<file path="design.v">
module ALU (
    input Clk,
    input Reset,
    input [7:0] operand_A, operand_B,
    input [3:0] Sel,
    output [7:0] Out,
    output [3:0] Flag);
    reg [7:0] Result;
    reg [3:0] FlagCpy;
    reg [7:0] nResult;
    reg [3:0] nFlag;
    reg [8:0] extendResult;
    reg [15:0] extendResult1;
    assign Out = Result;
    assign Flag = FlagCpy;
    always @(*)
    begin
        nResult = Result;
        nFlag = FlagCpy;
        extendResult = 9'd0;
        extendResult1 = 16'd0;
        case(Sel)
            4'h0:
                begin
                    extendResult = operand_A + operand_B;
                    if(extendResult >> 8 == 1)
                        nFlag = nFlag | 4'b0010;
                    else
                        nResult = extendResult[7:0];
                end
            4'h1:
                begin
                    if(operand_A < operand_B)
                        nFlag = nFlag | 4'b1000;
                    else
                        nResult = operand_A - operand_B;
                end
            4'h2:
                begin
                    extendResult1 = operand_A * operand_B;
                    if(extendResult1 >> 8 != 0)
                        nFlag = nFlag | 4'b0100;
                    else
                        nResult = operand_A * operand_B;
                    if(nResult == 0)
                        nFlag = nFlag | 4'b0001;
                end
            4'h3:
                begin
                    if(operand_A < operand_B)
                        nFlag = nFlag | 4'b1000;
                    else if(operand_B == 0)
                        nResult = 8'hFF;
                    else
                        nResult = operand_A / operand_B;
                    if(nResult == 0)
                        nFlag = nFlag | 4'b0001;
                end
            4'h4:
                begin
                extendResult1 = operand_A << operand_B;
                if(operand_B > 8 || (operand_A==1&&operand_B==8))
                    nFlag = nFlag | 4'b0010;
                else
                    begin
                    extendResult1 = operand_A << operand_B;
                    if(extendResult1 << 8 != 0)
                        nFlag = nFlag | 4'b0010;
                    else
                        nResult = operand_A << operand_B;
                    end
                if(nResult == 0)
                    nFlag = nFlag | 4'b0001;
                end
            4'h5:
                begin
                nResult = operand_A >> operand_B;
                if(nResult == 0)
                    nFlag = nFlag | 4'b0001;
                if(operand_B > 8 || (operand_B == 8 && operand_A==1) || (operand_B==7&&(operand_A == 2 || operand_A==3)) || operand_B==6&&(operand_A<=7&&operand_A>=4) || operand_B==5&&(operand_A<=15&&operand_A>=8) || operand_B==4&&(operand_A<=31&&operand_A>=16))
                    nFlag = nFlag | 4'b1000;
                end
            4'h6:
                begin
                nResult = operand_A & operand_B;
                if(nResult == 0)
                    nFlag = nFlag | 1;
                end
            4'h7:
                begin
                nResult = operand_A | operand_B;
                if(nResult == 0)
                    nFlag = nFlag | 1;
                end
            4'h8:
                begin
                nResult = operand_A ^ operand_B;
                if(nResult == 0)
                    nFlag = nFlag | 1;
                end
            4'h9:
                begin
                nResult = ~(operand_A ^ operand_B);
                if(nResult == 0)
                    nFlag = nFlag | 1;
                end
            4'hA:
                begin
                nResult = ~(operand_A & operand_B);
                if(nResult == 0)
                    nFlag = nFlag | 1;
                end
            4'hB:
                begin
                nResult = ~(operand_A | operand_B);
                if(nResult == 0)
                    nFlag = nFlag | 1;
                end
            default:
                nResult = 8'h00;
        endcase
    end
    always @(posedge Clk, posedge Reset)
    begin
        if(Reset) begin
            Result <= 8'h00;
            FlagCpy <= 4'b0000;
        end else begin
            Result <= nResult;
            FlagCpy <= nFlag;
        end
    end
endmodule
</file>
<file path="config.mk">
export PLATFORM = sky130hd
export DESIGN_NAME = ALU
export DESIGN_NICKNAME = ALU
export VERILOG_FILES = /design/flow/design.v
export SDC_FILE = /design/flow/constraint.sdc
export NUM_CORES = 4
export LEC_CHECK = 0
export CAP_MARGIN = 0
export CORE_MARGIN = 2
export CORE_UTILIZATION = 72
export GPL_TIMING_DRIVEN = 1
export HOLD_SLACK_MARGIN = 0.29
export MAX_ROUTING_LAYER = met4
export PLACE_DENSITY = 0.65
export SETUP_SLACK_MARGIN = 0.47
export SLEW_MARGIN = 20
export TNS_END_PERCENT = 80
</file>
<file path="run.sh">
#!/bin/bash
# the make line also repeats each setting of config.mk as NAME=value (left out here)
make -C /OpenROAD-flow-scripts/flow DESIGN_CONFIG=/design/flow/config.mk WORK_HOME=/design/flow/orfs CLKGATE_MAP_FILE= finish
</file>
<file path="constraint.sdc">
create_clock -name core_clock -period 9.28 [get_ports {Clk}]
set_input_delay 1.8560 -clock core_clock [delete_from_list [all_inputs] [get_ports {Clk}]]
set_output_delay 1.8560 -clock core_clock [all_outputs]
set_load 0.01 [all_outputs]
</file>
==> results of run 1 <==
-- through the flow --
step                      setup TNS [ns]  util, %  instance area, um^2  hold WS [ns]  instances
after CTS                          -5.98     92.0                 8100         0.475       1084
after detailed placement          -10.36     87.5                 7710         0.461       1061
after global placement             -7.94     87.5                 7710         0.447       1061
after floorplan                    -6.76        -                 6860         0.501        881
-- metal layers --
| metal | GRT usage [%] | GRT overflow |
|---|---|---|
| met4 | 91.6 | 43 |
| met2 | 98.1 | 77 |
| met1 | 81.4 | 3 |
| met3 | 57.3 | 2 |
| met5 | - | - |
-- repair_timing --
item / CTS
pin swaps: 47
gates cloned: 0
endpoints found under the setup margin: 4
gates resized: 66
setup buffers: 19
hold buffers: 0
==> run notes, run 1 <==
Flow results.

- In this run, the synthesized area fraction spent on xor and xnor cells is recorded as 3.46%.
- The chip occupies 0.00993 mm^2.
- The count of flip-flops with a built-in enable after synthesis is 0.
- The run stopped with a tool error.
- The top-area cell type share of the netlist area is 19.0%.
- The simple-gate area share of the yosys netlist is 22.5%.
- The number of clock sinks seen by CTS is 12.
- The number of H-tree branching levels is 1.
- The tool reported: "[ERROR GRT-0232] Routing congestion too high. Check the congestion heatmap in the GUI".
- The number of cell rows is 34.
- The largest family of logic cells by area is adder cells.
- The number of nets in the synthesized netlist is 1041.
- The die is 99.6 um tall.
- The post-synthesis cell type count is 87.
- The number of warnings issued by yosys is 1.
- Per the synth log, the flip-flop and latch total comes to 12.
- The total routing resource utilization after global routing is 82.6%.
- Summed over all instances, the cell type with the most area after synthesis is ha_1.
- In this run the horizontal extent of the chip is 99.6 um.
- The adder-cell area share of the yosys netlist is 30.6%.
- The tree is rooted in a clkbuf_8.
- The residual overflow from global routing is 125.
- Per the placement log, port buffering inserted 33 buffers.
- Yosys reports a chip area of 0.00659 mm^2.
- The multiplexer fraction of the synthesized cell area is 5.61%.
- In this run the cell area of the synthesized design comes to 0.00659 mm^2.
- According to the I/O placement log, the pin count is 34.
- Of the synthesized area, sequential elements account for 4.56%.
- The cell with the most instances after synthesis is nor2_1.
- At the floorplan stage, the core utilization is reported as 74.8%.
- The flow stopped in 5_1_grt.
- For reference, the top cells by count after synthesis are nor2_1 (115), ha_1 (100), inv_1 (81), nand2_1 (56), a21oi_1 (53).
- Per the synthesis report, the AND-OR/OR-AND share of the synthesized area is 25.3%.
- After technology mapping, the gate count stands at 881.
- The routability congestion estimate from global placement is 1.22.
- The main area contributors are ha_1 (19%), fa_1 (12%), nor2_1 (6.6%), inv_1 (4.6%), dfrtp_1 (4.6%).
- The synthesized area per cell is 7.47 um^2.
- OpenSTA, run right after detailed placement, puts the worst setup slack at -3.54 ns.
- Yosys stat counts 881 cells in the synthesized netlist.
- In the synthesized netlist the async set-or-reset flop fraction comes to 100%.
- The total core area is 0.00881 mm^2.
- The predominant post-synthesis flop cell is dfrtp_1.
- In this run the deepest clock path goes through 2 buffers.
- The TritonCTS buffer count is 3.
- The total half-perimeter wirelength after legalization and detailed placement is 18100 um.
==> inputs of run 2 (changes only) <==
Settings changed: CAP_MARGIN 0 to 20, CORE_UTILIZATION 72 to 68, GPL_TIMING_DRIVEN 1 to unset, HOLD_SLACK_MARGIN 0.29 to unset, MAX_ROUTING_LAYER met4 to unset, PLACE_DENSITY 0.65 to unset, SETUP_SLACK_MARGIN 0.47 to -0.22, TNS_END_PERCENT 80 to unset.
Clock period 9.28 ns to 12.1 ns, I/O delays scaled along.
==> run notes, run 2 <==
Flow results.

- The number of clock sinks seen by CTS was 12 (unchanged).
- The total core area is 0.00933 mm^2 (was 0.00881 mm^2).
- The top-area cell type share of the netlist area is 19.0% (unchanged).
- Main area contributors after synthesis: ha_1 (19%), fa_1 (12%), nor2_1 (6.6%), inv_1 (4.6%), dfrtp_1 (4.6%) (unchanged).
- Error that stopped the run: [ERROR GRT-0232] Routing congestion too high. Check the congestion heatmap in the GUI (unchanged).
- The TritonCTS buffer count is 3 (unchanged).
- The number of buffers between clock root and the deepest sink is 2 (unchanged).
- The number of H-tree branching levels was 1 (unchanged).
- The overall die height came to 102 um (was 99.6 um).
- The predominant post-synthesis flop cell is dfrtp_1 (unchanged).
- The number of placed instances, taps included is 1073 (was 1061).
- Top cells by count: nor2_1 (115), ha_1 (100), inv_1 (81), nand2_1 (56), a21oi_1 (53) (unchanged).
- The async set or reset register ratio after synthesis is 100% (unchanged).
- The x dimension of the die is 102 um (was 99.6 um).
- The total half-perimeter wirelength after legalization and detailed placement is 18300 um (was 18100 um).
- The number of cell rows is 35 (was 34).
- The largest family of logic cells by area is adder cells (unchanged).
- The residual overflow from global routing is 40.
- The number of standard cells reported by yosys was 881 (unchanged).
- The simple-gate area share of the yosys netlist came to 22.5% (unchanged).
- The clock root buffer is clkbuf_8 (unchanged).
- The sequential area share after synthesis is 4.56% (unchanged).
- The AND-OR/OR-AND share of the synthesized area is 25.3% (unchanged).
- The number of nets in the synthesized netlist is 1041 (unchanged).
- The cell taking the most area after synthesis is ha_1 (unchanged).
- The total routing resource utilization after global routing is 75.2%.
- The total of buffers placed on input and output ports is 33 (unchanged).
- The synthesized-area fraction occupied by xor and xnor cells was 3.46% (unchanged).
- The adder-cell area share of the yosys netlist is 30.6% (unchanged).
- The cts-stage hold buffer count is 0 (unchanged).
- The number of instances in the synthesized netlist is 881 (unchanged).
- The routability congestion estimate from global placement was 1.12 (was 1.22).
- The post-synthesis cell area is 0.00659 mm^2 (unchanged).
- The initial core utilization came to 70.6% (was 74.8%).
- The cell with the most instances after synthesis is nor2_1 (unchanged).
- The multiplexer fraction of the synthesized cell area was 5.61% (unchanged).
- The worst slack after detailed placement was -1.20 ns (was -3.54 ns).
- The area of the synthesized netlist per yosys stat is 0.00659 mm^2 (unchanged).
- The count of pins on the block boundary is 34 (unchanged).
- The post-synthesis register bit count was 12 (unchanged).
- The count of flip-flops with a built-in enable after synthesis is 0 (unchanged).
- The synthesized area per cell is 7.47 um^2 (unchanged).
- The post-synthesis cell type count is 87 (unchanged).
- The number of warnings issued by yosys is 1 (unchanged).
- The die outline area came to 0.0105 mm^2 (was 0.00993 mm^2).
- The stage at which the run stopped is 5_1_grt (unchanged).
- Run status: aborted with a tool error (unchanged).
run 2: what timing repair did:
item                       CTS
pin swaps                   29
resized                     46
setup endpoints to repair    2
buffers inserted            44
run 2: stage by stage:
stage               area [um^2]  setup TNS [ns]  hold WS (ns)
global placement           7660           -1.08         0.444
CTS                        8220          -0.412         0.480
detailed placement         7660           -2.54         0.465
floorplan                  6860          -0.526         0.501
run 2: metal layers:
metal | GRT usage [%] | GRT overflow
met1 | 76.6 | 1
met3 | 57.8 | 1
met4 | 77.7 | 19
met2 | 90.4 | 19
met5 | 25.0 | 0
==> inputs of run 3 (changes only) <==
Settings changed: CORE_UTILIZATION 68 to 63, CTS_CLUSTER_SIZE set to 96, SETUP_SLACK_MARGIN -0.22 to unset.
Clock period 12.1 ns to 12.2 ns, I/O delays scaled along.
==> run notes, run 3 <==
Flow results.

- The layout checks failed on setup timing.
- The clock power share is 5.4%.
- Hold-check failures listed in the final report amount to 0.
- The number of nets in the synthesized netlist is 1041 (unchanged).
- The AND-OR/OR-AND share of the synthesized area is 25.3% (unchanged).
- The switching portion of total power is 54.9%.
- Setup repair after global routing could not meet its margin everywhere.
- The report gives the cell count of the worst hold path as 1.
- According to the timing report, the arrival time at the worst endpoint equals 13.32 ns.
- STA reports the tightest min-delay check as being of type register to register.
- Run status: complete, but fails checks (was aborted with a tool error).
- The violation tally from detailed-route iteration zero is 1760.
- The post-synthesis cell area is 0.00659 mm^2 (unchanged).
- The warning total across the stage logs is 52.
- In the power breakdown, the internal column shows 377 uW.
- The most critical setup path has its startpoint at operand_B[6].
- The critical path capture point type is a register.
- The residual overflow from global routing is 0.
- The initial antenna violation count is 1.
- The power of the combinational group is 736 uW.
- 0 antenna diodes ended up in the layout.
- The count of flip-flops with a built-in enable after synthesis is 0 (unchanged).
- The number of cells traversed by the worst register-to-register path is 5.
- The count of antenna-violating nets left after detailed routing is 0.
- The TritonCTS buffer count is 3 (unchanged).
- The layout report lists the combined flip-flop and latch area as 300 um^2.
- The cell area after layout is 0.00822 mm^2.
- After detailed routing, the number of remaining DRC violations is 0.
- The setup slack of the worst register-to-register path is 10.47 ns.
- In the CTS report, the clock slew at the register clock pins of the worst setup and hold paths is listed as 0.06 ns.
- The standby leakage power is 3.65 nW.
- Per the detail_route report, vias per standard cell equal 7.61.
- IR analysis of the VDD net gives a maximum drop of 0.186 mV.
- The top-area cell type share of the netlist area is 19.0% (unchanged).
- For this design the total switching power over the nets is 459 uW.
- The timing report shows the most common cell along the critical path to be ha_1.
- The number of H-tree branching levels is 1 (unchanged).
- The pin slew with the least headroom to its limit is 1.13 ns.
- The routability congestion estimate from global placement is 0.991 (was 1.12).
- The synthesized-area fraction occupied by xor and xnor cells is 3.46% (unchanged).
- The first-pass GRT wire length is 39800 um.
- The power density over the cells is 102 mW/mm^2.
- Summing all multi-input logic gate instances after layout gives 0.00625 mm^2.
- The area of the synthesized netlist per yosys stat came to 0.00659 mm^2 (unchanged).
- The post-synthesis cell type count is 87 (unchanged).
- The cell taking the most area after synthesis is ha_1 (unchanged).
- The sequential area share after synthesis is 4.56% (unchanged).
- The iteration count recorded for the first detailed-route pass is 17.
- The x dimension of the die is 106 um (was 102 um).
- Counting I/O delays and the setup requirement, the final critical path takes 13.20 ns.
- The cell with the largest stage delay on the worst path is or4b_4.
- The routed design has 30900 um of wire.
- In this run the tightest slew margin relative to its limit is 23.8%.
- The number of instances in the synthesized netlist is 881 (unchanged).
- The number of standard cells reported by yosys was 881 (unchanged).
- For the worst reg-to-reg path, the startpoint reported by OpenROAD is Result[1]$_DFFE_PP0P_.
- Looking at the setup timing report, the critical path kind is input pin to register.
- The summed negative setup slack over all endpoints is -2.20 ns.
- The predominant post-synthesis flop cell is dfrtp_1 (unchanged).
- Top cells by count: nor2_1 (115), ha_1 (100), inv_1 (81), nand2_1 (56), a21oi_1 (53) (unchanged).
- The relative area change from synthesis to final layout is 24.9%.
- The number of cell rows is 37 (was 35).
- Per the timing report, the most critical flop-to-flop path finishes at Result[1]$_DFFE_PP0P_.
- The share of power burned in registers is 6.5%.
- The number of global-route vias before repair is 7625.
- Hold analysis lists the worst path endpoint as FlagCpy[1]$_DFFE_PP0P_.
- The total core area is 0.0102 mm^2 (was 0.00933 mm^2).
- The largest family of logic cells by area is adder cells (unchanged).
- Main area contributors after synthesis: ha_1 (19%), fa_1 (12%), nor2_1 (6.6%), inv_1 (4.6%), dfrtp_1 (4.6%) (unchanged).
- The clock-net power is 45.5 uW.
- The clock root buffer is clkbuf_8 (unchanged).
- The total half-perimeter wirelength after legalization and detailed placement was 18100 um (was 18300 um).
- The worst hold path begins at FlagCpy[1]$_DFFE_PP0P_.
- The portion of the clock cycle consumed by the worst path in the final layout is 108%.
- The total of buffers placed on input and output ports is 33 (unchanged).
- The number of endpoints failing setup at the final stage is 3.
- The CTS tree is yes.
- The critical path depth is 49.
- Per the layout report, the design carries 633 filler cells.
- The synthesized area per cell came to 7.47 um^2 (unchanged).
- The adder-cell area share of the yosys netlist was 30.6% (unchanged).
- The total number of vias is 8460.
- The power group with the highest consumption is combinational cells.
- The overall die height was 106 um (was 102 um).
- The simple-gate area share of the yosys netlist was 22.5% (unchanged).
- The worst stage delay on the critical path is 0.56 ns.
- After layout, the worst setup slack is -0.998 ns.
- Broken down by cell family, the worst path's largest delay share belongs to AND-OR/OR-AND gates.
- The largest fanout on the critical path is 8.
- In the final design database the tool counted 1137 nets.
- Per the timing report, the achievable frequency comes out to 75.8 MHz.
- The async set or reset register ratio after synthesis is 100% (unchanged).
- The power attributed to sequential cells is 54.4 uW.
- The required time at the worst endpoint is listed as 12.33 ns.
- The combinational share of power is 88.0%.
- The buffer and inverter count on the worst path is 3.
- The number of buffers between clock root and the deepest sink is 2 (unchanged).
- The clock arrives with 0.00278 ns of skew.
- The post-synthesis register bit count was 12 (unchanged).
- The die outline area is 0.0113 mm^2 (was 0.0105 mm^2).
- The clock reaches the later pin of the worst-skew pair after 0.25 ns.
- The cell with the most instances after synthesis is nor2_1 (unchanged).
- The endpoint of the most critical setup path is Result[0]$_DFFE_PP0P_.
- The number of clock sinks seen by CTS is 12 (unchanged).
- The multiplexer fraction of the synthesized cell area is 5.61% (unchanged).
- The count of pins on the block boundary is 34 (unchanged).
- The total routing resource utilization after global routing is 44.7%.
- The routed wirelength normalized by instance count is 27.8 um.
- The cts-stage hold buffer count is 0 (unchanged).
- The post-placement cell area came to 0.00764 mm^2 (was 0.00766 mm^2).
- The kind of start point of the critical path is an input pin.
- Entering global routing, the biggest net connects 34 pins.
- The number of max-slew violations in the final report is 0.
- The number of warnings issued by yosys is 1 (unchanged).
- The initial core utilization is 64.4% (was 70.6%).
- The total of max-cap violations is 0.
## run 3: per-layer routing
layer	wire length (um)	up-vias	part of all wire, %	GRT usage [%]
li1	-	3372	-	-
met1	10100	3741	33	56.9
met2	12500	959	40	73.0
met3	4730	388	15	6.25
met4	3570	0	12	24.4
met5	0	-	0	0
## run 3: through the flow
stage	setup WS (ns)	hold slack (ns)	util, %	power [mW]	std cells
after CTS	-0.0598	0.521	77.6	0.725	1099
after floorplan	-0.259	0.501	-	0.493	881
after detailed placement	-0.975	0.506	74.7	0.660	1076
after global placement	-0.348	0.458	74.7	0.630	1076
after global routing	-1.09	0.543	80.4	0.877	1112
final	-0.998	0.522	80.4	0.836	1112
## run 3: what timing repair did
item / 4_1_cts / 5_1_grt
setup endpoints to repair: 2 / 3
resized: 44 / 39
buffers inserted: 19 / 13
gates cloned: 0 / 0
pin swaps: 45 / 39
## run 3: final cells by class
class / count / area share, %
inverter: 90 / 4.15
clock buffer: 4 / 0.669
tap: 136 / 2.07
timing repair buffer: 136 / 13.5
sequential: 12 / 3.65
multi-input combinational: 734 / 76.0
==> inputs of run 4 (changes only) <==
Settings changed: ABC_AREA set to 1, CORE_ASPECT_RATIO set to 0.74, CORE_UTILIZATION 63 to 72, CTS_CLUSTER_DIAMETER set to 175, TNS_END_PERCENT set to 5.
Clock period 12.2 ns to 7.75 ns, I/O delays scaled along.
==> run notes, run 4 <==
Flow results.

- Run status: aborted with a tool error (was complete, but fails checks).
- According to the logs, the last stage reached was 5_1_grt.
- The tool reported: "[ERROR GRT-0232] Routing congestion too high. Check the congestion heatmap in the GUI".
- The TritonCTS buffer count came to 3 (unchanged).
- The number of warnings issued by yosys is 1 (unchanged).
- The AND-OR/OR-AND share of the synthesized area is 16.3% (was 25.3%).
- The count of flip-flops with a built-in enable after synthesis came to 0 (unchanged).
- The total half-perimeter wirelength after legalization and detailed placement came to 20000 um (was 18100 um).
- The number of cell rows is 31 (was 37).
- The number of clock sinks seen by CTS is 12 (unchanged).
- The number of standard cells reported by yosys is 1178 (was 881).
- The simple-gate area share of the yosys netlist is 33.7% (was 22.5%).
- The number of buffers between clock root and the deepest sink is 2 (unchanged).
- The die outline area is 0.0108 mm^2 (was 0.0113 mm^2).
- The number of placed instances, taps included is 1404 (was 1076).
- The number of H-tree branching levels is 1 (unchanged).
- The initial core utilization is 73.5% (was 64.4%).
- The count of pins on the block boundary is 34 (unchanged).
- The overall die height is 89.8 um (was 106 um).
- The cell taking the most area after synthesis is ha_1 (unchanged).
- The worst slack after detailed placement was -3.33 ns (was -0.975 ns).
- Main area contributors after synthesis: ha_1 (17%), nand2_1 (16%), inv_1 (12%), fa_1 (11%), nand3_1 (5.6%) (was ha_1 (19%), fa_1 (12%), nor2_1 (6.6%), inv_1 (4.6%), dfrtp_1 (4.6%)).
- The largest family of logic cells by area is simple AND/OR/NAND/NOR gates (was adder cells).
- The sequential area share after synthesis is 4.20% (was 4.56%).
- The cell with the most instances after synthesis is nand2_1 (was nor2_1).
- The number of nets in the synthesized netlist is 1338 (was 1041).
- The total core area is 0.00974 mm^2 (was 0.0102 mm^2).
- The synthesized-area fraction occupied by xor and xnor cells was 2.94% (was 3.46%).
- The multiplexer fraction of the synthesized cell area is 0% (was 5.61%).
- The synthesized area per cell is 6.07 um^2 (was 7.47 um^2).
- The adder-cell area share of the yosys netlist came to 28.1% (was 30.6%).
- The post-synthesis register bit count is 12 (unchanged).
- The post-synthesis cell type count came to 53 (was 87).
- The x dimension of the die was 120 um (was 106 um).
- The async set or reset register ratio after synthesis is 100% (unchanged).
- The number of instances in the synthesized netlist came to 1178 (was 881).
- The area of the synthesized netlist per yosys stat came to 0.00715 mm^2 (was 0.00659 mm^2).
- Top cells by count: nand2_1 (313), inv_1 (225), ha_1 (100), nor2_1 (82), nand3_1 (80) (was nor2_1 (115), ha_1 (100), inv_1 (81), nand2_1 (56), a21oi_1 (53)).
- The routability congestion estimate from global placement was 1.12 (was 0.991).
- The clock root buffer is clkbuf_16 (was clkbuf_8).
- The total of buffers placed on input and output ports came to 33 (unchanged).
- The predominant post-synthesis flop cell is dfrtp_1 (unchanged).
- The residual overflow from global routing is 1332.
- The cts-stage hold buffer count was 0 (unchanged).
- Global routing used 108% of the available tracks across all layers.
- The post-synthesis cell area is 0.00715 mm^2 (was 0.00659 mm^2).
- The top-area cell type share of the netlist area is 17.5% (was 19.0%).
run 4: repair_timing:
action,CTS
endpoints found under the setup margin,4
gates cloned,1
resized,114
setup buffers,41
pin swaps,72
run 4: per-stage QoR:
| step | hold WS, ns | instance area (um^2) | util (%) | setup TNS, ns |
|---|---|---|---|---|
| 4_1_cts | 0.469 | 8940 | 91.8 | -5.47 |
| 3_5_place_dp | 0.460 | 8230 | 84.6 | -9.82 |
| 3_3_place_gp | 0.457 | 8230 | 84.6 | -7.34 |
| 2_1_floorplan | 0.508 | 7230 | - | -5.00 |
run 4: metal layers:
metal / GRT usage, % / GRT overflow
met5: 61.5 / 7
met4: 118 / 256
met2: 147 / 1028
met1: 91.8 / 21
met3: 79.9 / 20
==> inputs of run 5 (changes only) <==
Settings changed: CORE_ASPECT_RATIO 0.74 to 0.5, CTS_CLUSTER_DIAMETER 175 to 400, CTS_CLUSTER_SIZE 96 to 98, SETUP_SLACK_MARGIN set to 1.39.
Clock period 7.75 ns to 6.35 ns, I/O delays scaled along.
==> run notes, run 5 <==
Flow results.

- The number of warnings issued by yosys is 1 (unchanged).
- Run status: aborted with a tool error (unchanged).
- The cell with the most instances after synthesis is nand2_1 (unchanged).
- The largest family of logic cells by area is simple AND/OR/NAND/NOR gates (unchanged).
- The x dimension of the die is 145 um (was 120 um).
- The number of instances in the synthesized netlist is 1178 (unchanged).
- The cell taking the most area after synthesis was ha_1 (unchanged).
- The number of placed instances, taps included is 1430 (was 1404).
- The post-placement cell area was 0.00841 mm^2 (was 0.00823 mm^2).
- The total of buffers placed on input and output ports came to 33 (unchanged).
- The area of the synthesized netlist per yosys stat is 0.00715 mm^2 (unchanged).
- The total half-perimeter wirelength after legalization and detailed placement is 20900 um (was 20000 um).
- The total core area is 0.00954 mm^2 (was 0.00974 mm^2).
- The multiplexer fraction of the synthesized cell area is 0% (unchanged).
- Top cells by count: nand2_1 (313), inv_1 (225), ha_1 (100), nor2_1 (82), nand3_1 (80) (unchanged).
- The async set or reset register ratio after synthesis is 100% (unchanged).
- The worst slack after detailed placement was -4.44 ns (was -3.33 ns).
- The simple-gate area share of the yosys netlist was 33.7% (unchanged).
- Main area contributors after synthesis: ha_1 (17%), nand2_1 (16%), inv_1 (12%), fa_1 (11%), nand3_1 (5.6%) (unchanged).
- The number of cell rows is 25 (was 31).
- The number of standard cells reported by yosys is 1178 (unchanged).
- The count of flip-flops with a built-in enable after synthesis is 0 (unchanged).
- The post-synthesis cell type count is 53 (unchanged).
- The adder-cell area share of the yosys netlist is 28.1% (unchanged).
- The stage at which the run stopped is 4_1_cts (was 5_1_grt).
- The routability congestion estimate from global placement is 1.19 (was 1.12).
- The die outline area is 0.0108 mm^2 (about the same).
- The overall die height is 74.5 um (was 89.8 um).
- The synthesized area per cell is 6.07 um^2 (unchanged).
- The synthesized-area fraction occupied by xor and xnor cells is 2.94% (unchanged).
- The number of nets in the synthesized netlist is 1338 (unchanged).
- The post-synthesis cell area came to 0.00715 mm^2 (unchanged).
- The AND-OR/OR-AND share of the synthesized area is 16.3% (unchanged).
- The count of pins on the block boundary is 34 (unchanged).
- The top-area cell type share of the netlist area is 17.5% (unchanged).
- The initial core utilization is 75.0% (was 73.5%).
- The predominant post-synthesis flop cell is dfrtp_1 (unchanged).
- Error that stopped the run: [ERROR DPL-0033] detailed placement checks failed during check placement (was [ERROR GRT-0232] Routing congestion too high. Check the congestion heatmap in the GUI.).
- The post-synthesis register bit count is 12 (unchanged).
- The sequential area share after synthesis is 4.20% (unchanged).
==> run 5: per-stage QoR <==
stage / setup TNS [ns] / total power, mW
after floorplan: -9.13 / 1.02
after detailed placement: -15.66 / 1.51
after global placement: -12.17 / 1.41
==> inputs of run 6 (changes only) <==
Settings changed: CAP_MARGIN 20 to 10, CORE_ASPECT_RATIO 0.5 to unset, CORE_UTILIZATION 72 to 70, CTS_CLUSTER_DIAMETER 400 to 40, CTS_CLUSTER_SIZE 98 to 32, GPL_TIMING_DRIVEN set to 1, HOLD_SLACK_MARGIN set to 0.29, MAX_ROUTING_LAYER set to met5, PLACE_DENSITY_LB_ADDON set to 0.16, SETUP_SLACK_MARGIN 1.39 to -0.9, TNS_END_PERCENT 5 to 80.
Clock period 6.35 ns to 11.8 ns, I/O delays scaled along.
==> run notes, run 6 <==
Flow results.

- Run status: complete, but fails checks (was aborted with a tool error).
- The report lists the violated layout checks as setup timing.
- The post-synthesis cell type count came to 53 (unchanged).
- The total core area is 0.00986 mm^2 (was 0.00954 mm^2).
- Counting stages on the worst path, the most repeated cell is nand2_1.
- STA shows the worst reg2reg path with a cell count of 9.
- The count of flip-flops with a built-in enable after synthesis is 0 (unchanged).
- The analysis reports a worst IR drop on VDD of 0.111 mV.
- The number of clock buffers added by TritonCTS is 3.
- The pin count of the biggest net entering global routing is 30.
- The number of cell rows is 36 (was 25).
- The cts-stage hold buffer count is 0.
- The share of power burned in registers is 7.2%.
- The routed layout has 8252 vias.
- The clock-net power is 46.3 uW.
- Per the layout report, the design carries 794 filler cells.
- For this run, the total global-route usage over all layers was measured as 41.1%.
- The first-pass GRT wire length is 36900 um.
- The area of the synthesized netlist per yosys stat is 0.00715 mm^2 (unchanged).
- The routability congestion estimate from global placement is 1.08 (was 1.19).
- After layout, the worst path uses 100% of the clock period.
- The x dimension of the die is 105 um (was 145 um).
- Summed over all layers, the global routing overflow is 0.
- The highest metal layer carrying signal wires in the routed design is met4.
- The overall die height is 105 um (was 74.5 um).
- TritonCTS built the clock tree.
- The simple-gate area share of the yosys netlist is 33.7% (unchanged).
- The combinational share of power is 86.8%.
- Main area contributors after synthesis: ha_1 (17%), nand2_1 (16%), inv_1 (12%), fa_1 (11%), nand3_1 (5.6%) (unchanged).
- For this run, the detailed router's first-pass iteration total came to 6.
- The sequential area share after synthesis is 4.20% (unchanged).
- Looking at the worst setup and hold paths, the clock pins of their registers show a slew of 0.05 ns.
- The timing report gives the worst reg2reg path a setup slack of 10.31 ns.
- The worst clock skew is 0.00154 ns.
- The number of standard cells reported by yosys is 1178 (unchanged).
- The number of warnings issued by yosys is 1 (unchanged).
- The number of nets in the synthesized netlist is 1338 (unchanged).
- For this run, design rule violations remaining after detail routing come to 0.
- The violation tally from detailed-route iteration zero is 853.
- The total internal power is 325 uW.
- The critical register-to-register path endpoint is FlagCpy[0]$_DFFE_PP0P_.
- The async set or reset register ratio after synthesis is 100% (unchanged).
- Top cells by count: nand2_1 (313), inv_1 (225), ha_1 (100), nor2_1 (82), nand3_1 (80) (unchanged).
- In this run the maximum-capacitance check reported violations numbering 0.
- The cell with the largest stage delay on the worst path is clkdlybuf4s50_1.
- Wire segments on met3 add up to 2640 um in the final route.
- Of all nets on the critical path, the largest fanout is 11.
- Looking at the setup timing report, the critical path kind is input pin to register.
- The number of instances in the synthesized netlist was 1178 (unchanged).
- From synthesis to final layout, the design area changed by 8.43%.
- OpenSTA lists the critical path endpoint as Result[0]$_DFFE_PP0P_.
- In the final routed layout, each cell accounts on average for 16.9 um.
- The number of global-route vias before repair was 7642.
- The initial antenna violation count is 0.
- Looking at the clock tree report, the H-tree level count equals 1.
- The clock tree has to reach 12 sinks.
- The critical path depth is 62.
- The cell depth of the worst min-delay path is 1.
- According to the timing report, the arrival time at the worst endpoint equals 11.95 ns.
- Per the layout area report, the combinational gate area comes to 0.00580 mm^2.
- Wire segments on met2 add up to 10000 um in the final route.
- The count of pins on the block boundary is 34 (unchanged).
- The largest family of logic cells by area is simple AND/OR/NAND/NOR gates (unchanged).
- The origin of the worst min-delay path is FlagCpy[1]$_DFFE_PP0P_.
- The clock root buffer is clkbuf_8.
- The number of placed instances, taps included is 1341 (was 1430).
- The total of buffers placed on input and output ports is 33 (unchanged).
- Combinational power for this build is 673 uW.
- The net count of the finished layout is 1373.
- The worst slew slack as a fraction of its limit is 31.8%.
- Summed over all nets, the switching power comes to 450 uW.
- Per the layout area report, the register area comes to 300 um^2.
- The number of setup buffers added after CTS is 0.
- The predominant post-synthesis flop cell is dfrtp_1 (unchanged).
- Timing would allow up to 84.6 MHz.
- The final timing report lists a hold violation count of 0.
- The switching portion of total power is 58.0%.
- Grouping stages by cell kind, the critical path spends the most delay in simple AND/OR/NAND/NOR gates.
- The worst stage delay on the critical path is 0.45 ns.
- In the routed layout, each cell is associated on average with a via count of 6.14.
- The adder-cell area share of the yosys netlist came to 28.1% (unchanged).
- Per report_power, the Sequential row totals 56.2 uW.
- The final power report lists total power as 776 uW.
- The die outline area is 0.0110 mm^2 (was 0.0108 mm^2).
- The clock power share is 6.0%.
- The required time at the worst endpoint is listed as 11.93 ns.
- The warning total across the stage logs is 47.
- The non-filler instance count after layout is 1345.
- The latest clock arrival within the worst-skew pair is 0.25 ns.
- Once detail routing completed, the nets flagged for antenna violations numbered 0.
- The post-layout minimum cycle time is 11.82 ns.
- The synthesized-area fraction occupied by xor and xnor cells was 2.94% (unchanged).
- The pin closest to its max-slew limit shows a slew of 1.01 ns.
- The number of endpoints failing setup at the final stage is 1.
- The critical path starts at operand_B[6].
- The multiplexer fraction of the synthesized cell area was 0% (unchanged).
- The synthesized area per cell was 6.07 um^2 (unchanged).
- The top-area cell type share of the netlist area came to 17.5% (unchanged).
- The min-delay analysis places its worst path in the category register to register.
- The path with the worst hold slack has its endpoint at FlagCpy[1]$_DFFE_PP0P_.
- The buffer and inverter count on the worst path is 11.
- The post-synthesis register bit count came to 12 (unchanged).
- The post-synthesis cell area is 0.00715 mm^2 (unchanged).
- The number of max-slew violations in the final report is 0.
- The cell taking the most area after synthesis is ha_1 (unchanged).
- The critical path capture point type is a register.
- The total half-perimeter wirelength after legalization and detailed placement is 18300 um (was 20900 um).
- The leakage power in the latest report is 4.37 nW.
- The initial core utilization is 72.5% (was 75.0%).
- The longest clock path from root to sink contains 2 buffers.
- The cell with the most instances after synthesis is nand2_1 (unchanged).
- The biggest slice of the total power is consumed by combinational cells.
- The worst register-to-register path begins at Result[6]$_DFFE_PP0P_.
- The overall routed net length is 22800 um.
- The kind of start point of the critical path is an input pin.
- The total routed wire length on the met1 layer is 8840 um.
- The diode insertion count for antenna repair is 0.
- In this run the power density over the cells is 100 mW/mm^2.
- Once routing completed, OpenROAD measured the worst setup slack at -0.0231 ns.
- The AND-OR/OR-AND share of the synthesized area is 16.3% (unchanged).
## run 6: layer usage
metal	GRT usage, %	vias up
li1	-	3870
met1	52.6	3719
met2	67.4	540
met3	6.18	123
met4	20.0	0
met5	0	-
## run 6: timing repair
item,CTS,global route
endpoints found under the hold margin,0,0
setup endpoints to repair,0,2
resized,0,6
## run 6: area by class of cell
| type | instances | share of cell area [%] |
|---|---|---|
| timing repair buffer | 64 | 7.26 |
| multi-input combinational | 901 | 74.8 |
| tap | 133 | 2.15 |
| inverter | 231 | 11.2 |
| clock buffer | 4 | 0.710 |
| sequential | 12 | 3.87 |
## run 6: metrics by stage
| stage | utilization, % | hold WS [ns] | TNS, ns | area, um^2 | setup WS (ns) |
|---|---|---|---|---|---|
| after floorplan | - | 0.508 | 0 | 7150 | 0.744 |
| after global placement | 78.0 | 0.456 | 0 | 7690 | 0.199 |
| after detailed placement | 78.0 | 0.455 | -0.639 | 7690 | -0.340 |
| after CTS | 78.6 | 0.472 | -0.177 | 7750 | -0.111 |
| after global routing | 78.6 | 0.520 | -1.80 | 7760 | -0.922 |
| final | 78.6 | 0.466 | -0.0231 | 7760 | -0.0231 |
==> inputs of run 7 (changes only) <==
Settings changed: ABC_AREA 1 to unset, CELL_PAD_IN_SITES_GLOBAL_PLACEMENT set to 2, CORE_UTILIZATION 70 to 30, CTS_CLUSTER_DIAMETER 40 to unset, CTS_CLUSTER_SIZE 32 to 82, GPL_TIMING_DRIVEN 1 to 0, HOLD_SLACK_MARGIN 0.29 to unset, MAX_ROUTING_LAYER met5 to met4, PLACE_DENSITY set to 0.65, PLACE_DENSITY_LB_ADDON 0.16 to unset.
Clock period 11.8 ns to 17.0 ns, I/O delays scaled along.
==> run notes, run 7 <==
Flow results.

- The switching component of the power is 270 uW (was 450 uW).
- The latest clock arrival within the worst-skew pair is 0.24 ns (was 0.25 ns).
- The clock-net power is 48.7 uW (was 46.3 uW).
- The number of buffers between clock root and the deepest sink is 2 (unchanged).
- The cell taking the most area after synthesis is ha_1 (unchanged).
- The initial core utilization is 30.4% (was 72.5%).
- The cell with the most instances after synthesis is nor2_1 (was nand2_1).
- The cts-stage hold buffer count is 0 (unchanged).
- The TritonCTS buffer count is 3 (unchanged).
- The relative area change from synthesis to final layout came to 12.0% (was 8.43%).
- The post-synthesis cell area is 0.00659 mm^2 (was 0.00715 mm^2).
- The buffer and inverter count on the worst path was 3 (was 11).
- The first-pass GRT wire length is 42700 um (was 36900 um).
- The required time of the critical path was 17.12 ns (was 11.93 ns).
- The largest fanout on the critical path is 10 (was 11).
- The number of H-tree branching levels is 1 (unchanged).
- The critical path depth is 50 (was 62).
- The multiplexer fraction of the synthesized cell area is 5.61% (was 0%).
- Top cells by count: nor2_1 (115), ha_1 (100), inv_1 (81), nand2_1 (56), a21oi_1 (53) (was nand2_1 (313), inv_1 (225), ha_1 (100), nor2_1 (82), nand3_1 (80)).
- The worst-case setup margin in the final layout is -0.118 ns (was -0.0231 ns).
- The total number of vias is 7039 (was 8252).
- The number of nets in the synthesized netlist is 1041 (was 1338).
- The final timing report derives a shortest allowable period of 17.12 ns.
- The total of max-cap violations is 0 (unchanged).
- The async set or reset register ratio after synthesis is 100% (unchanged).
- The startpoint of the worst setup timing path was operand_B[7] (was operand_B[6]).
- The count of antenna-violating nets left after detailed routing is 0 (unchanged).
- The total core area is 0.0217 mm^2 (was 0.00986 mm^2).
- The total routing resource utilization after global routing was 23.8% (was 41.1%).
- The cell depth of the worst min-delay path came to 1 (unchanged).
- The power attributed to sequential cells came to 38.7 uW (was 56.2 uW).
- The final hold violation count is 0 (unchanged).
- The cell seen most often among critical-path stages is ha_1 (was nand2_1).
- The adder-cell area share of the yosys netlist is 30.6% (was 28.1%).
- The portion of the clock cycle consumed by the worst path in the final layout is 101% (was 100%).
- The final core area utilization is 34.0% (was 78.6%).
- Run status: complete, but fails checks (unchanged).
- Layout check faults: setup timing (unchanged).
- The synthesized-area fraction occupied by xor and xnor cells is 3.46% (was 2.94%).
- The worst slew slack as a fraction of its limit is 30.2% (was 31.8%).
- The initial antenna violation count is 0 (unchanged).
- The post-synthesis cell type count came to 87 (was 53).
- The simple-gate area share of the yosys netlist is 22.5% (was 33.7%).
- The total of buffers placed on input and output ports came to 32 (was 33).
- The count of pins on the block boundary is 34 (unchanged).
- The synthesized area per cell is 7.47 um^2 (was 6.07 um^2).
- The endpoint of the most critical setup path is Result[0]$_DFFE_PP0P_ (unchanged).
- The clock root buffer is clkbuf_16 (was clkbuf_8).
- The worst min-delay path class is register to register (unchanged).
- The switching portion of total power is 53.0% (was 58.0%).
- The post-detailed-route via-to-cell ratio was 5.88 (was 6.14).
- The summed negative setup slack over all endpoints is -0.118 ns (was -0.0231 ns).
- The CTS tree is yes (unchanged).
- The destination of the worst hold path was FlagCpy[2]$_DFFE_PP0P_ (was FlagCpy[1]$_DFFE_PP0P_).
- The worst stage delay on the critical path is 0.78 ns (was 0.45 ns).
- The worst IR drop on VDD is 0.0489 mV (was 0.111 mV).
- The warning total across the stage logs is 47 (unchanged).
- The sequential area share after synthesis is 4.56% (was 4.20%).
- The post-detailed-route DRC marker count is 0 (unchanged).
- The standby leakage power is 3.18 nW (was 4.37 nW).
- The number of instances in the synthesized netlist is 881 (was 1178).
- The setup slack of the worst register-to-register path is 15.30 ns (was 10.31 ns).
- The post-synthesis register bit count is 12 (unchanged).
- The kind of start point of the critical path is an input pin (unchanged).
- For this run, the top clock speed supported by timing is 58.4 MHz.
- The area of the synthesized netlist per yosys stat is 0.00659 mm^2 (was 0.00715 mm^2).
- The routability congestion estimate from global placement is 0.916 (was 1.08).
- The family of cells with the greatest summed delay on the critical path is AND-OR/OR-AND gates (was simple AND/OR/NAND/NOR gates).
- The number of standard cells reported by yosys is 881 (was 1178).
- Main area contributors after synthesis: ha_1 (19%), fa_1 (12%), nor2_1 (6.6%), inv_1 (4.6%), dfrtp_1 (4.6%) (was ha_1 (17%), nand2_1 (16%), inv_1 (12%), fa_1 (11%), nand3_1 (5.6%)).
- The AND-OR/OR-AND share of the synthesized area is 25.3% (was 16.3%).
- The number of nets in the finished design is 1078 (was 1373).
- The tightest hold margin is 0.464 ns (was 0.466 ns).
- The combinational share of power was 82.8% (was 86.8%).
- The number of cells traversed by the worst register-to-register path is 5 (was 9).
- The number of cell rows was 54 (was 36).
- The number of endpoints failing setup at the final stage came to 1 (unchanged).
- The power of the combinational group was 422 uW (was 673 uW).
- The worst slack after detailed placement is -1.88 ns (was -0.340 ns).
- The path type of the worst setup path is input pin to register (unchanged).
- The total internal power came to 239 uW (was 325 uW).
- The reg-to-reg critical path startpoint is Result[1]$_DFFE_PP0P_ (was Result[6]$_DFFE_PP0P_).
- The worst endpoint data arrival time is 17.24 ns (was 11.95 ns).
- The residual overflow from global routing is 0 (unchanged).
- The pin slew with the least headroom to its limit is 1.04 ns (was 1.01 ns).
- The power density over the cells came to 69.0 mW/mm^2 (was 100 mW/mm^2).
- The clock power share is 9.6% (was 6.0%).
- The number of clock sinks seen by CTS was 12 (unchanged).
- The share of power burned in registers is 7.6% (was 7.2%).
- The critical register-to-register path endpoint is Result[1]$_DFFE_PP0P_ (was FlagCpy[0]$_DFFE_PP0P_).
- The cell with the largest stage delay on the worst path was clkdlybuf4s50_1 (unchanged).
- The violation tally from detailed-route iteration zero is 574 (was 853).
- The routed wirelength normalized by instance count is 22.7 um (was 16.9 um).
- The top-area cell type share of the netlist area was 19.0% (was 17.5%).
- The origin of the worst min-delay path is FlagCpy[2]$_DFFE_PP0P_ (was FlagCpy[1]$_DFFE_PP0P_).
- The number of warnings issued by yosys is 1 (unchanged).
- The x dimension of the die is 152 um (was 105 um).
- The worst clock skew came to 0.00519 ns (was 0.00154 ns).
- The pin count of the biggest net entering global routing came to 19 (was 30).
- The largest family of logic cells by area was adder cells (was simple AND/OR/NAND/NOR gates).
- The power group with the highest consumption was combinational cells (unchanged).
- The total half-perimeter wirelength after legalization and detailed placement is 22100 um (was 18300 um).
- The number of detailed-route iterations in the first pass is 6 (unchanged).
- The predominant post-synthesis flop cell is dfrtp_1 (unchanged).
- The clock edge transition at the registers on the reported setup and hold paths is 0.04 ns (was 0.05 ns).
- The die outline area is 0.0232 mm^2 (was 0.0110 mm^2).
- The count of flip-flops with a built-in enable after synthesis is 0 (unchanged).
- The overall routed net length is 27200 um (was 22800 um).
- The critical path capture point type is a register (unchanged).
- The overall die height is 152 um (was 105 um).
- The number of max-slew violations in the final report is 0 (unchanged).
- The diode insertion count for antenna repair is 0 (unchanged).
- The number of global-route vias before repair is 7094 (was 7642).
-- run 7: what timing repair did --
item	in CTS	in global routing
setup endpoints to repair	2	2
resized	4	4
pin swaps	0	1
setup buffers	0	2
-- run 7: cell type report --
cell class                 count  area [um^2]
sequential                    12          300
inverter                      90          338
clock buffer                   4         88.8
timing repair buffer          35          343
buffer                        42          183
multi-input combinational    734         5770
tap                          280          350
fill                        2352        14300
-- run 7: through the flow --
stage	cells	cell area [um^2]	total power, mW
5_1_grt	1197	7380	0.559
6_report	1197	7380	0.509
4_1_cts	1198	7360	0.504
2_1_floorplan	881	6590	0.340
3_3_place_gp	1193	7260	0.449
3_5_place_dp	1194	7260	0.452
-- run 7: metal layers --
metal	share of wire [%]	GRT usage, %	vias up
met5	0	-	-
met4	1.6	3.69	0
met3	3.9	1.28	27
met2	46	38.6	193
met1	48	33.5	3572
li1	-	-	3247
==> inputs of run 8 (changes only) <==
Settings changed: ABC_AREA set to 1, CAP_MARGIN 10 to 20, CELL_PAD_IN_SITES_GLOBAL_PLACEMENT 2 to unset, CORE_UTILIZATION 30 to 60, CTS_CLUSTER_SIZE 82 to unset, GPL_TIMING_DRIVEN 0 to unset, MAX_ROUTING_LAYER met4 to unset, PLACE_DENSITY 0.65 to unset, SETUP_SLACK_MARGIN -0.9 to unset, TNS_END_PERCENT 80 to unset.
Clock period 17.0 ns to 8.52 ns, I/O delays scaled along.
==> run notes, run 8 <==
Flow results.

- The violation tally from detailed-route iteration zero is 1768 (was 574).
- The x dimension of the die is 113 um (was 152 um).
- The share of power burned in registers came to 5.9% (was 7.6%).
- The post-synthesis cell area was 0.00715 mm^2 (was 0.00659 mm^2).
- The power group with the highest consumption is combinational cells (unchanged).
- Layout check faults: setup timing (unchanged).
- The routed wirelength normalized by instance count is 22.0 um (was 22.7 um).
- The cell with the largest stage delay on the worst path is dlygate4sd2_1 (was clkdlybuf4s50_1).
- The cell area after layout is 0.00924 mm^2 (was 0.00738 mm^2).
- The number of max-slew violations in the final report is 0 (unchanged).
- The overall routed net length is 32000 um (was 27200 um).
- The switching portion of total power is 55.9% (was 53.0%).
- The clock root buffer is clkbuf_16 (unchanged).
- The die outline area came to 0.0128 mm^2 (was 0.0232 mm^2).
- The multi-input combinational cell area is 0.00643 mm^2 (was 0.00577 mm^2).
- The initial antenna violation count came to 0 (unchanged).
- The post-layout minimum cycle time is 11.52 ns.
- The area of the synthesized netlist per yosys stat is 0.00715 mm^2 (was 0.00659 mm^2).
- The setup slack of the worst register-to-register path is 7.02 ns (was 15.30 ns).
- The maximum operating frequency is 86.8 MHz.
- The initial core utilization is 62.1% (was 30.4%).
- The number of global-route vias before repair is 8053 (was 7094).
- The number of clock sinks seen by CTS is 12 (unchanged).
- The adder-cell area share of the yosys netlist is 28.1% (was 30.6%).
- The number of nets in the synthesized netlist came to 1338 (was 1041).
- The critical path capture point type is a register (unchanged).
- The count of flip-flops with a built-in enable after synthesis is 0 (unchanged).
- The number of cells traversed by the worst register-to-register path is 11 (was 5).
- The worst slack after detailed placement is -2.17 ns (was -1.88 ns).
- The diode insertion count for antenna repair is 0 (unchanged).
- The cell with the most instances after synthesis is nand2_1 (was nor2_1).
- The family of cells with the greatest summed delay on the critical path is AND-OR/OR-AND gates (unchanged).
- The overall die height is 113 um (was 152 um).
- The reg-to-reg critical path startpoint is Result[4]$_DFFE_PP0P_ (was Result[1]$_DFFE_PP0P_).
- The synthesized area per cell came to 6.07 um^2 (was 7.47 um^2).
- The kind of start point of the critical path is an input pin (unchanged).
- The worst slew slack as a fraction of its limit is 34.3% (was 30.2%).
- The final hold violation count was 0 (unchanged).
- The number of H-tree branching levels was 1 (unchanged).
- The total of buffers placed on input and output ports came to 33 (was 32).
- The async set or reset register ratio after synthesis was 100% (unchanged).
- The cell seen most often among critical-path stages is nand2_2 (was ha_1).
- The portion of the clock cycle consumed by the worst path in the final layout is 135% (was 101%).
- The number of nets in the finished design is 1478 (was 1078).
- The routability congestion estimate from global placement was 1.06 (was 0.916).
- Setup repair after global routing could not meet its margin everywhere.
- The power attributed to sequential cells was 78.0 uW (was 38.7 uW).
- The cell taking the most area after synthesis was ha_1 (unchanged).
- The clock-net power is 82.1 uW (was 48.7 uW).
- The post-synthesis register bit count came to 12 (unchanged).
- The largest fanout on the critical path was 8 (was 10).
- The number of placed instances, taps included was 1418 (was 1194).
- The residual overflow from global routing is 0 (unchanged).
- The clock power share is 6.2% (was 9.6%).
- The worst-case setup margin in the final layout is -3.00 ns (was -0.118 ns).
- The number of warnings issued by yosys is 1 (unchanged).
- The area used by sequential logic in the layout came to 300 um^2 (unchanged).
- The worst min-delay path class is register to register (unchanged).
- The top-area cell type share of the netlist area is 17.5% (was 19.0%).
- The post-detailed-route DRC marker count is 0 (unchanged).
- The destination of the worst hold path is FlagCpy[2]$_DFFE_PP0P_ (unchanged).
- The worst stage delay on the critical path is 0.42 ns (was 0.78 ns).
- The path type of the worst setup path is input pin to register (unchanged).
- The standby leakage power was 5.02 nW (was 3.18 nW).
- The buffer and inverter count on the worst path is 11 (was 3).
- The required time of the critical path was 8.69 ns (was 17.12 ns).
- The power density over the cells is 143 mW/mm^2 (was 69.0 mW/mm^2).
- The total core area is 0.0115 mm^2 (was 0.0217 mm^2).
- The number of instances in the synthesized netlist is 1178 (was 881).
- The largest family of logic cells by area was simple AND/OR/NAND/NOR gates (was adder cells).
- The relative area change from synthesis to final layout was 29.2% (was 12.0%).
- The TritonCTS buffer count came to 3 (unchanged).
- The post-placement cell area is 0.00836 mm^2 (was 0.00726 mm^2).
- The clock edge transition at the registers on the reported setup and hold paths is 0.04 ns (about the same).
- The latest clock arrival within the worst-skew pair came to 0.24 ns (about the same).
- The post-synthesis cell type count came to 53 (was 87).
- The critical path depth is 66 (was 50).
- The worst endpoint data arrival time is 11.69 ns (was 17.24 ns).
- The predominant post-synthesis flop cell is dfrtp_1 (unchanged).
- The endpoint of the most critical setup path is FlagCpy[0]$_DFFE_PP0P_ (was Result[0]$_DFFE_PP0P_).
- Run status: complete, but fails checks (unchanged).
- The total power of the final layout is 1.32 mW (was 509 uW).
- The synthesized-area fraction occupied by xor and xnor cells came to 2.94% (was 3.46%).
- The number of buffers between clock root and the deepest sink is 2 (unchanged).
- The total number of vias is 9405 (was 7039).
- The tightest hold margin was 0.469 ns (was 0.464 ns).
- Main area contributors after synthesis: ha_1 (17%), nand2_1 (16%), inv_1 (12%), fa_1 (11%), nand3_1 (5.6%) (was ha_1 (19%), fa_1 (12%), nor2_1 (6.6%), inv_1 (4.6%), dfrtp_1 (4.6%)).
- The pin count of the biggest net entering global routing is 30 (was 19).
- The post-detailed-route via-to-cell ratio came to 6.45 (was 5.88).
- The power of the combinational group came to 1.16 mW (was 422 uW).
- The count of antenna-violating nets left after detailed routing is 0 (unchanged).
- The number of detailed-route iterations in the first pass is 29 (was 6).
- The count of pins on the block boundary was 34 (unchanged).
- The total routing resource utilization after global routing was 39.0% (was 23.8%).
- The combinational share of power was 87.9% (was 82.8%).
- The total internal power was 582 uW (was 239 uW).
- The simple-gate area share of the yosys netlist is 33.7% (was 22.5%).
- The filler cell count in the final layout is 785 (was 2352).
- The warning total across the stage logs is 52 (was 47).
- The total of max-cap violations is 0 (unchanged).
- The non-filler instance count after layout came to 1459 (was 1197).
- The critical register-to-register path endpoint was FlagCpy[0]$_DFFE_PP0P_ (was Result[1]$_DFFE_PP0P_).
- The first-pass GRT wire length is 40400 um (was 42700 um).
- The number of cell rows is 39 (was 54).
- The CTS tree is yes (unchanged).
- The origin of the worst min-delay path is FlagCpy[2]$_DFFE_PP0P_ (unchanged).
- Top cells by count: nand2_1 (313), inv_1 (225), ha_1 (100), nor2_1 (82), nand3_1 (80) (was nor2_1 (115), ha_1 (100), inv_1 (81), nand2_1 (56), a21oi_1 (53)).
- The AND-OR/OR-AND share of the synthesized area is 16.3% (was 25.3%).
- The number of standard cells reported by yosys is 1178 (was 881).
- The multiplexer fraction of the synthesized cell area is 0% (was 5.61%).
- The switching component of the power came to 737 uW (was 270 uW).
- The sequential area share after synthesis is 4.20% (was 4.56%).
- The number of endpoints failing setup at the final stage is 4 (was 1).
- The worst IR drop on VDD was 0.0949 mV (was 0.0489 mV).
- The pin slew with the least headroom to its limit was 0.973 ns (was 1.04 ns).
- The worst clock skew is 0.00220 ns (was 0.00519 ns).
- The cell depth of the worst min-delay path is 1 (unchanged).
- The total half-perimeter wirelength after legalization and detailed placement is 19100 um (was 22100 um).
- The startpoint of the worst setup timing path is operand_A[7] (was operand_B[7]).
run 8: metal layers:
layer  GRT usage, %  part of all wire [%]  routed length, um
met5              0                     0                  0
met4           19.0                    10               3320
met3           6.48                    14               4410
met2           64.0                    41              13300
met1           49.7                    34              11000
run 8: per-stage QoR:
| stage | util (%) | setup TNS [ns] |
|---|---|---|
| global placement | 72.6 | -4.68 |
| CTS | 75.5 | -3.09 |
| finish | 80.3 | -8.62 |
| detailed placement | 72.6 | -5.39 |
| global route | 80.3 | -8.45 |
| floorplan | - | -2.80 |
run 8: layout make-up:
| class | instances | area share [%] |
|---|---|---|
| Inverter | 231 | 9.69 |
| Timing Repair inverter | 1 | 0.0812 |
| Clock buffer | 3 | 0.812 |
| Tap cell | 143 | 1.94 |
| Timing Repair Buffer | 168 | 14.6 |
| Sequential cell | 12 | 3.25 |
| Multi-Input combinational cell | 901 | 69.6 |
run 8: what timing repair did:
item                       in CTS  in global routing
hold buffers                    0                  0
hold endpoints to repair        0                  0
setup endpoints to repair       3                  4
setup buffers                  21                 16
gates cloned                    1                  0
pin swaps                      50                 76
resized                        58                 97
==> inputs of run 9 (changes only) <==
Settings changed: CORE_ASPECT_RATIO set to 0.72, CORE_UTILIZATION 60 to 72, CTS_CLUSTER_DIAMETER set to 205, CTS_CLUSTER_SIZE set to 98, PLACE_DENSITY set to 0.36, TNS_END_PERCENT set to 10.
Clock period 8.52 ns to 9.78 ns, I/O delays scaled along.
==> run notes, run 9 <==
Flow results.

- The number of H-tree branching levels is 1 (unchanged).
- The routability congestion estimate from global placement came to 1.11 (was 1.06).
- The number of nets in the synthesized netlist was 1338 (unchanged).
- The number of instances in the synthesized netlist is 1178 (unchanged).
- The tool reported: "[ERROR GRT-0232] Routing congestion too high. Check the congestion heatmap in the GUI".
- The number of clock sinks seen by CTS is 12 (unchanged).
- The predominant post-synthesis flop cell was dfrtp_1 (unchanged).
- The worst slack after detailed placement is -1.71 ns (was -2.17 ns).
- The adder-cell area share of the yosys netlist was 28.1% (unchanged).
- The count of flip-flops with a built-in enable after synthesis came to 0 (unchanged).
- The run ended at 5_1_grt.
- The post-synthesis register bit count is 12 (unchanged).
- The cell with the most instances after synthesis is nand2_1 (unchanged).
- The total core area was 0.00953 mm^2 (was 0.0115 mm^2).
- The cell taking the most area after synthesis is ha_1 (unchanged).
- The multiplexer fraction of the synthesized cell area is 0% (unchanged).
- The die outline area came to 0.0108 mm^2 (was 0.0128 mm^2).
- The area of the synthesized netlist per yosys stat is 0.00715 mm^2 (unchanged).
- The total of buffers placed on input and output ports is 33 (unchanged).
- The top-area cell type share of the netlist area came to 17.5% (unchanged).
- The AND-OR/OR-AND share of the synthesized area is 16.3% (unchanged).
- The sequential area share after synthesis is 4.20% (unchanged).
- The synthesized area per cell is 6.07 um^2 (unchanged).
- Main area contributors after synthesis: ha_1 (17%), nand2_1 (16%), inv_1 (12%), fa_1 (11%), nand3_1 (5.6%) (unchanged).
- Run status: aborted with a tool error (was complete, but fails checks).
- Top cells by count: nand2_1 (313), inv_1 (225), ha_1 (100), nor2_1 (82), nand3_1 (80) (unchanged).
- The number of buffers between clock root and the deepest sink is 2 (unchanged).
- The initial core utilization was 75.0% (was 62.1%).
- The total half-perimeter wirelength after legalization and detailed placement was 20300 um (was 19100 um).
- The number of cell rows is 30 (was 39).
- The largest family of logic cells by area is simple AND/OR/NAND/NOR gates (unchanged).
- The TritonCTS buffer count came to 3 (unchanged).
- The simple-gate area share of the yosys netlist is 33.7% (unchanged).
- The post-placement cell area is 0.00817 mm^2 (was 0.00836 mm^2).
- The synthesized-area fraction occupied by xor and xnor cells is 2.94% (unchanged).
- The overall die height is 88.6 um (was 113 um).
- The x dimension of the die is 121 um (was 113 um).
- The post-synthesis cell type count was 53 (unchanged).
- For this run the aggregate overflow at the end of global routing stands at 1344.
- The total routing resource utilization after global routing is 108%.
- The number of standard cells reported by yosys was 1178 (unchanged).
- The count of pins on the block boundary came to 34 (unchanged).
- The number of warnings issued by yosys is 1 (unchanged).
- The async set or reset register ratio after synthesis is 100% (unchanged).
- The post-synthesis cell area came to 0.00715 mm^2 (unchanged).
- The clock root buffer is clkbuf_16 (unchanged).
run 9: per-layer routing:
metal	global-route usage [%]	overflow
met5	50.0	8
met4	129	304
met3	79.8	23
met2	150	992
met1	89.7	17
run 9: metrics by stage:
| stage | utilization, % | instances |
|---|---|---|
| global placement | 85.7 | 1392 |
| CTS | 92.0 | 1426 |
| detailed placement | 85.7 | 1392 |
| floorplan | - | 1178 |
run 9: repair_timing:
action / in CTS
buffers inserted: 29
endpoints found under the setup margin: 3
gates resized: 103
pin swaps: 68
gates cloned: 1
hold buffers: 0
==> inputs of run 10 (changes only) <==
Settings changed: ABC_AREA 1 to unset, CAP_MARGIN 20 to 10, CORE_ASPECT_RATIO 0.72 to unset, CORE_UTILIZATION 72 to 61, CTS_CLUSTER_DIAMETER 205 to unset, CTS_CLUSTER_SIZE 98 to unset, GPL_TIMING_DRIVEN set to 1, MAX_ROUTING_LAYER set to met5, PLACE_DENSITY 0.36 to 0.65, SETUP_SLACK_MARGIN set to -0.9, TNS_END_PERCENT 10 to 80.
Clock period 9.78 ns to 13.9 ns, I/O delays scaled along.
==> run notes, run 10 <==
Flow results.

- The total of max-cap violations is 0.
- The area of the synthesized netlist per yosys stat is 0.00659 mm^2 (was 0.00715 mm^2).
- The final timing report lists a max-slew violation count of 0.
- The worst slack after detailed placement is -0.661 ns (was -1.71 ns).
- The reg-to-reg critical path startpoint is Result[7]$_DFFE_PP0P_.
- The count of pins on the block boundary was 34 (unchanged).
- The top-area cell type share of the netlist area is 19.0% (was 17.5%).
- Counting both buffers and inverters, the worst setup path holds a total of 3.
- The TritonCTS buffer count is 3 (unchanged).
- The post-synthesis cell area is 0.00659 mm^2 (was 0.00715 mm^2).
- The worst endpoint data arrival time is 14.26 ns.
- Dividing total power by cell area gives a power density of 82.9 mW/mm^2.
- The number of standard cells reported by yosys is 881 (was 1178).
- The switching portion of total power is 54.4%.
- The checks that failed were setup timing.
- The x dimension of the die is 108 um (was 121 um).
- Run status: complete, but fails checks (was aborted with a tool error).
- The final hold violation count recorded for this run is 0.
- The total half-perimeter wirelength after legalization and detailed placement came to 17900 um (was 20300 um).
- Sequential cells burn 7.9% of the power.
- From the final report, the count of setup violators was given as 2.
- The violation tally from detailed-route iteration zero is 913.
- The count of nets left with antenna violations once routing finished came out at 0.
- The combinational share of power is 86.6%.
- The largest fanout on the critical path is 9.
- The routed wirelength normalized by instance count is 22.3 um.
- The sequential area share after synthesis is 4.56% (was 4.20%).
- The clock root buffer was clkbuf_8 (was clkbuf_16).
- The routability congestion estimate from global placement is 1.06 (was 1.11).
- The initial antenna violation count was 1.
- The total of buffers placed on input and output ports is 33 (unchanged).
- The overall die height is 108 um (was 88.6 um).
- The post-synthesis cell type count came to 87 (was 53).
- The cell with the largest stage delay on the worst path is or4b_4.
- The kind of start point of the critical path is an input pin.
- The initial core utilization was 63.2% (was 75.0%).
- Clock network power for this build is 32.1 uW.
- The multiplexer fraction of the synthesized cell area is 5.61% (was 0%).
- The required time of the critical path is 14.03 ns.
- The power of the combinational group is 515 uW.
- The switching component of the power is 323 uW.
- The predominant post-synthesis flop cell is dfrtp_1 (unchanged).
- The power report lists cell-internal power as 271 uW.
- The tool warning count for the run is 49.
- The launch point of the worst min-delay path is recorded as FlagCpy[1]$_DFFE_PP0P_.
- The total routing resource utilization after global routing is 40.1%.
- In the finished design, the share of the clock period the worst path needs comes to 102%.
- STA classifies the critical path endpoint as a register.
- The total core area is 0.0104 mm^2 (was 0.00953 mm^2).
- The count of flip-flops with a built-in enable after synthesis came to 0 (unchanged).
- The worst hold path terminates at FlagCpy[1]$_DFFE_PP0P_.
- The first detailed-routing pass ran for 11 iterations.
- The finished layout reports a core utilization of 68.8%.
- The power report attributes to the clock group a share of 5.4%.
- The simple-gate area share of the yosys netlist is 22.5% (was 33.7%).
- The number of warnings issued by yosys is 1 (unchanged).
- The die outline area came to 0.0116 mm^2 (was 0.0108 mm^2).
- The post-synthesis register bit count is 12 (unchanged).
- The relative area change from synthesis to final layout is 8.82%.
- The min-delay analysis places its worst path in the category register to register.
- The largest part of the power goes to combinational cells.
- The leakage component of the power was reported as 3.20 nW.
- The worst slew slack as a fraction of its limit is 31.0%.
- The number of global-route vias before repair is 7204.
- Hold is met by 0.471 ns.
- The setup slack of the worst register-to-register path is 12.26 ns.
- The number of cells traversed by the worst register-to-register path is 5.
- Entering global routing, the biggest net connects 34 pins.
- The critical path starts at operand_B[0].
- The largest family of logic cells by area was adder cells (was simple AND/OR/NAND/NOR gates).
- Setup slack on the critical path of the routed design comes to -0.222 ns.
==> run 10: what timing repair did <==
item / in CTS / in global routing
setup endpoints to repair: 0 / 2
resized: 0 / 5
hold buffers: 0 / 0
==> run 10: final cells by class <==
type | instances | area [um^2]
repair buffers | 61 | 541
multi-input cells | 734 | 5780
fillers | 862 | 3250
flip-flops and latches | 12 | 300
well taps | 136 | 170
clock buffers | 3 | 41.3
inverters | 90 | 338
==> run 10: metrics by stage <==
step | setup TNS (ns) | power (mW) | cells
floorplan | -0.510 | 0.415 | 881
global placement | 0 | 0.517 | 1033
detailed placement | -1.31 | 0.544 | 1033
CTS | -0.835 | 0.578 | 1036
global route | -1.68 | 0.646 | 1036
finish | -0.407 | 0.594 | 1036
==> run 10: routing by layer <==
layer	global-route usage (%)	vias to the layer above	routed length [um]	part of all wire, %
met5	0	-	10	0.043
met4	21.0	2	1480	6.4
met3	8.84	132	2460	11
met2	67.3	484	10700	46
met1	47.8	3390	8480	37
li1	-	3217	-	-
Power is estimated from default activity; no workload was simulated.
